## run 1
// predictor_top
module predictor_top #(parameter M = 3, parameter K = 4, parameter N = 3) (
    input logic clk,
    input logic reset,
    input logic [K-1:0] index,
    input logic branch_outcome,  
    output logic prediction,      
    output logic success
);
    logic [M-1:0] bhr_out;      
    branch_history_register #(M) bhr_inst (
        .clk(clk),
        .reset(reset),
        .branch_outcome(branch_outcome),
        .bhr_out(bhr_out)
    );
    mnk_bit_predictor #(K, N, M) pht_inst (
        .clk(clk),
        .reset(reset),
        .index(index),
        .bhr_in (bhr_out),
        .branch_outcome(branch_outcome),
        .prediction(prediction)
    );
    always_comb  begin
        if (prediction == branch_outcome)
        begin success = 1; end
        else begin
        success = 0;
        end
    end 
endmodule
Size: ~3000 cells after synthesis, about 390 flip-flops, ~9 I/O pins, ~0.020 mm2 of cells after synthesis.
clock: 7.0 ns
lec_check: 0
abc_area: 1
cap_margin: 20
core_margin: 6
core_utilization: 24
gpl_routability_driven: 1
min_routing_layer: met2
place_density_lb_addon: 0.28
slew_margin: 20
run.sh (not shown) runs the stock make flow with config.mk's settings and CLKGATE_MAP_FILE=.
Run 1 ended with every stage complete and zero timing, DRC or antenna violations.
Changes in run 2 relative to run 1:
# run 1
export LEC_CHECK = 0
export ABC_AREA = 1
export CAP_MARGIN = 20
export CORE_MARGIN = 6
export CORE_UTILIZATION = 24
export GPL_ROUTABILITY_DRIVEN = 1
export MIN_ROUTING_LAYER = met2
export PLACE_DENSITY_LB_ADDON = 0.28
export SLEW_MARGIN = 20
create_clock -name core_clock -period 7.0 [get_ports {clk}]
# run 2
export LEC_CHECK = 0
export CAP_MARGIN = 0
export CORE_MARGIN = 2
export CORE_UTILIZATION = 72
export PLACE_DENSITY = 0.65
export SETUP_SLACK_MARGIN = 1.24
export SLEW_MARGIN = 20
create_clock -name core_clock -period 4.24 [get_ports {clk}]
[summary]
- Status: run 2 FAILED at 5_1_grt (tool error)
- | share of cell area taken by muxes after synthesis | run 2 vs run 1 | 17 points higher |
- Number of buffers created by CTS (run 2 / run 1): 0.837
- Delta (run 2 minus run 1): effective utilization at floorplan went up by 48 points, area of the die went down by 69%, synthesized cell count went down by about 40%, area of the synthesized netlist per yosys stat went down by about 4.6%.
Inputs modified between run 2 and run 3:
# run 2
export LEC_CHECK = 0
export CAP_MARGIN = 0
export CORE_MARGIN = 2
export CORE_UTILIZATION = 72
export PLACE_DENSITY = 0.65
export SETUP_SLACK_MARGIN = 1.24
export SLEW_MARGIN = 20
create_clock -name core_clock -period 4.24 [get_ports {clk}]
# run 3
export LEC_CHECK = 0
export CAP_MARGIN = 20
export CORE_MARGIN = 2
export CORE_UTILIZATION = 40
export PLACE_DENSITY = 0.6
export SLEW_MARGIN = 20
create_clock -name core_clock -period 5.92 [get_ports {clk}]
[summary]
Site row count in run 3 is 20 higher than in run 2. Taking run 2 as the reference, in run 3 worst setup slack before clock tree synthesis increased 910 ps, number of CTS-inserted buffers increased about 7%. Taking run 2 as the reference, in run 3 full die area has increased, arithmetic-cell share of the synthesized area counting full adders, half adders and majority gates has remained practically unchanged, total instance count after detailed placement has increased. Having completed the whole flow, run 3 delivered a layout that passed the timing, design-rule and antenna checks.


predictor_top again, from the RTL that the note above started with.
==> flow/config.mk <==
export PLATFORM = sky130hd
export DESIGN_NAME = predictor_top
export DESIGN_NICKNAME = predictor_top
export VERILOG_FILES = /design/flow/design.v
export SDC_FILE = /design/flow/constraint.sdc
export NUM_CORES = 4
export LEC_CHECK = 0
export CAP_MARGIN = 0
export CORE_MARGIN = 2
export CORE_UTILIZATION = 72
export SLEW_MARGIN = 20
==> flow/constraint.sdc <==
create_clock -name core_clock -period 4.24 [get_ports {clk}]
set_input_delay 0.8480 -clock core_clock [delete_from_list [all_inputs] [get_ports {clk}]]
set_output_delay 0.8480 -clock core_clock [all_outputs]
set_load 0.01 [all_outputs]
The first run ended with an error in global routing (5_1_grt).
==> next run, changes <==
Settings changed: ABC_AREA from default to 0, CAP_MARGIN 0 to 20, CTS_CLUSTER_DIAMETER from default to 372, CTS_CLUSTER_SIZE from default to 98, PLACE_DENSITY from default to 0.39, SETUP_SLACK_MARGIN from default to -0.29, TNS_END_PERCENT from default to 30.
Clock period 4.24 ns to 3.44 ns, I/O delays scaled along.
What happened: The new run stopped in global routing (5_1_grt) on GRT-0232; synthesized cell count does not change; die area does not change; area after synthesis stays the same.
==> next run, changes <==
Settings changed: ABC_AREA 0 to default, CORE_UTILIZATION 72 to 58, CTS_CLUSTER_DIAMETER 372 to default, CTS_CLUSTER_SIZE 98 to default, PLACE_DENSITY 0.39 to default, SETUP_SLACK_MARGIN -0.29 to 0.45, TNS_END_PERCENT 30 to default.
Clock period 3.44 ns to 3.29 ns, I/O delays scaled along.
Outcome: The changed run finished with capacitance limit, slew limit, setup timing left; area after synthesis does not change; synthesized cell count stays the same; die area grows by a quarter to a third.
==> next run, changes <==
Settings changed: ABC_AREA from default to 1, CORE_UTILIZATION 58 to 63, PLACE_DENSITY from default to 0.41, SETUP_SLACK_MARGIN 0.45 to default.
Clock period 3.29 ns to 4.23 ns, I/O delays scaled along.
Effect:
- The changed run finished clean
- global-route usage went down by 19 points
- hold slack gets better by 0.071 ns
- routed wire length falls by 47%
- final area shrinks by 15%
- power went down by 44%
- count of clock-buffer cells in the layout went down by 2
==> next run, changes <==
Settings changed: CAP_MARGIN 20 to 5, CORE_UTILIZATION 63 to 72, CTS_CLUSTER_DIAMETER from default to 105, GPL_ROUTABILITY_DRIVEN from default to 0, MAX_ROUTING_LAYER from default to met5, PLACE_DENSITY 0.41 to 0.65, TNS_END_PERCENT from default to 80.
Clock period 4.23 ns to 3.3 ns, I/O delays scaled along.
After rerunning: This time the run aborted during global routing (5_1_grt). Area after synthesis does not change. Die area falls by about 12%. Synthesized cell count is unchanged.
==> next run, changes <==
Settings changed: ABC_AREA 1 to default, CAP_MARGIN 5 to 0, CTS_CLUSTER_DIAMETER 105 to 30, GPL_ROUTABILITY_DRIVEN 0 to default, MAX_ROUTING_LAYER met5 to default, PLACE_DENSITY 0.65 to default, SETUP_SLACK_MARGIN from default to 1.23, TNS_END_PERCENT 80 to default.
Clock period 3.3 ns to 4.24 ns, I/O delays scaled along.
- This time the run aborted during clock tree synthesis (4_1_cts) on DPL-0038
- area after synthesis decreases by a few percent
- die size decreases by a few percent
- synthesized cell count decreases by well over a third
Power figures rest on the tool's default switching activity, not on a simulated workload.
